Design accel_display, start of the top module:
module accel_display(
	input 		          		clk,         
	input 		          		reset_n,
	input 		     [1:0]		SW,
	input 		          		data_update,
	input 		     [15:0]		data_x,
	input 		     [15:0]		data_y,
	output		     [7:0]		HEX0,
	output		     [7:0]		HEX1,
	output		     [7:0]		HEX2,
	output		     [7:0]		HEX3,
	output		reg  [3:0]		VGA_B,
	output		reg  [3:0]		VGA_G,
	output		reg          	VGA_HS,
	output		reg  [3:0]		VGA_R,
	output		reg          	VGA_VS
);
export LEC_CHECK = 0
export ABC_AREA = 1
export CAP_MARGIN = 20
export CORE_MARGIN = 2
export CORE_UTILIZATION = 72
export CTS_CLUSTER_DIAMETER = 381
export CTS_CLUSTER_SIZE = 100
export PLACE_DENSITY = 0.39
export SETUP_SLACK_MARGIN = 1.05
export SLEW_MARGIN = 20
create_clock -name core_clock -period 9.55 [get_ports {clk}]
run.sh (not shown) runs the stock make flow with config.mk's settings and CLKGATE_MAP_FILE=.
The first run never finished: it broke off in global routing (5_1_grt) on GRT-0116.
Then changed:
- ABC_AREA: 1 -> default
- CORE_UTILIZATION: 72 -> 35
- CTS_CLUSTER_DIAMETER: 381 -> default
- CTS_CLUSTER_SIZE: 100 -> default
- PLACE_DENSITY: 0.39 -> 0.6
- SETUP_SLACK_MARGIN: 1.05 -> default
- clock period: 9.55 -> 24.7 ns (I/O delays scaled with it)
Now the flow went through all stages and came out clean.
Die size grows by about 100%.
Area after synthesis decreases by 0.90%.
Synthesized cell count went down by about 20%.
Then changed:
- CORE_UTILIZATION: 35 -> 61
- PLACE_DENSITY: 0.6 -> default
- SETUP_SLACK_MARGIN: default -> 3.63
- clock period: 24.7 -> 13.1 ns (I/O delays scaled with it)
Effect: The new run produced a clean layout; final cell count goes down by a few percent; final area goes up by a little under a tenth; wire length goes up by about a fifth; first-iteration DRC count goes up by a few percent; die area goes down by well over a third; total power goes up by well over a third.
Then changed:
- CORE_UTILIZATION: 61 -> 70
- CTS_CLUSTER_SIZE: default -> 34
- SETUP_SLACK_MARGIN: 3.63 -> 1.6
- clock period: 13.1 -> 11.8 ns (I/O delays scaled with it)
Effect:
- routed wire length is higher by 7.5%
- combinational power rises by 6.5%
- utilization rose by 9.8 points
- flip-flop count is unchanged
- cell count goes down by 2.8%
- setup slack is worse by 1200 ps


P:
Starting RTL as in the previous note.
Settings: LEC_CHECK=0, CAP_MARGIN=30, CELL_PAD_IN_SITES_GLOBAL_PLACEMENT=0, CORE_ASPECT_RATIO=1.19, CORE_MARGIN=3, CORE_UTILIZATION=26, CTS_CLUSTER_SIZE=96, GPL_ROUTABILITY_DRIVEN=1, GPL_TIMING_DRIVEN=0, MAX_ROUTING_LAYER=met4, PLACE_DENSITY_LB_ADDON=0.11, SETUP_SLACK_MARGIN=-1.12, SLEW_MARGIN=15, TNS_END_PERCENT=35; clock period 17.7 ns.
diff inputs: P => R
- CELL_PAD_IN_SITES_DETAIL_PLACEMENT: unset -> 2
- HOLD_SLACK_MARGIN: unset -> 0.08
- PLACE_DENSITY_LB_ADDON: 0.11 -> 0.08
- ABC_AREA: unset -> 0
- TNS_END_PERCENT: 35 -> 40
- MAX_ROUTING_LAYER: met4 -> met5
- the clock period (ns, I/O delays scaled along): 17.7 -> 13.5
==> comparison <==
Summary of P and R: one run falls short of a clean finish, namely R. [compare] base=P new=R: number of non-clock buffers in the layout has increased; number of standard cells in the layout, taps in and fillers out has increased; total power has increased. Going from P to R, final instance area grows by about 1.5%. Cmp R and P / met1 routed wirelength after detailed routing / lower: P. Compared with P, in R total antenna diodes in the routed design grew by 2, wire length grew by about 11%. Compared with P, R shows a fraction of the cycle the final worst path needs that is 15 points higher. Diff R and P: final setup slack of the worst path higher in P. R and P ended up with nearly the same count of placed standard cells including taps.


== run 1 ==
accel_display again, from the RTL that the note above started with.
clock: 20.0 ns
lec_check: 0
abc_area: 0
cap_margin: 20
cell_pad_in_sites_global_placement: 3
core_margin: 2
core_utilization: 33
cts_cluster_diameter: 263
gpl_routability_driven: 1
hold_slack_margin: -0.06
min_routing_layer: met2
setup_slack_margin: 1.95
slew_margin: 20
tns_end_percent: 5
Having completed the whole flow, run 1 delivered a layout that passed the timing, design-rule and antenna checks.
diff inputs: run 1 => run 2
- CAP_MARGIN now 0, was 20
- CELL_PAD_IN_SITES_GLOBAL_PLACEMENT now 2, was 3
- GPL_TIMING_DRIVEN now 0, previously not set
- TNS_END_PERCENT now 15, was 5
- CELL_PAD_IN_SITES_DETAIL_PLACEMENT now 2, previously not set
- SLEW_MARGIN now 25, was 20
## What came out
- Run 2: PASS, flow complete, no timing, DRC or antenna violations
- Relative to run 1, wire length increased by 44% in run 2.
- Cmp run 2 and run 1 / overall power of the completed layout / lower: run 1
- Relative to run 1, cell count has increased by 143 in run 2.
- Worst setup path endpoint: HEX1[3] -> run 1, HEX2[1] -> run 2
- Per the comparison of run 2 with run 1, global-route usage moved up, minimum clock period after layout saw a decrease, maximum number of pins on one net before global-route repair went down by 109, post-CTS resize count held steady, worst slack at placement has increased.
Edits applied to the flow inputs when going from run 2 to run 3:
- a change of SLEW_MARGIN from 25 to 20
- a deleted ABC_AREA that had been 0
- a change of GPL_ROUTABILITY_DRIVEN from 1 to 0
- an added PLACE_DENSITY_LB_ADDON of 0.27
- a change of CORE_UTILIZATION from 33 to 40
- a deleted SETUP_SLACK_MARGIN that had been 1.95
- a deleted TNS_END_PERCENT that had been 15
- a change of CAP_MARGIN from 0 to 20
- a change of CELL_PAD_IN_SITES_GLOBAL_PLACEMENT from 2 to 3
- a deleted GPL_TIMING_DRIVEN that had been 0
- a deleted CTS_CLUSTER_DIAMETER that had been 263
- a deleted CELL_PAD_IN_SITES_DETAIL_PLACEMENT that had been 2
### Flow results
In the flow results for run 2 and run 3, the clock share of power is larger on run 2. The width of the chip in run 3 is 0.909 times that in run 2. Of run 2 and run 3, run 2 shows the lower sequential share of layout area, with run 3 above it. Summary: with run 2 as the reference, number of well-tap cells placed in run 3 moved down by more than 10%. As far as reported max-cap violation count goes, run 2 and run 3 are indistinguishable; the numbers are identical. Number of antenna repair diodes was lower in the run labelled run 3. Slack of the critical path came out lower on run 3 than on run 2.
Power figures rest on the tool's default switching activity, not on a simulated workload.
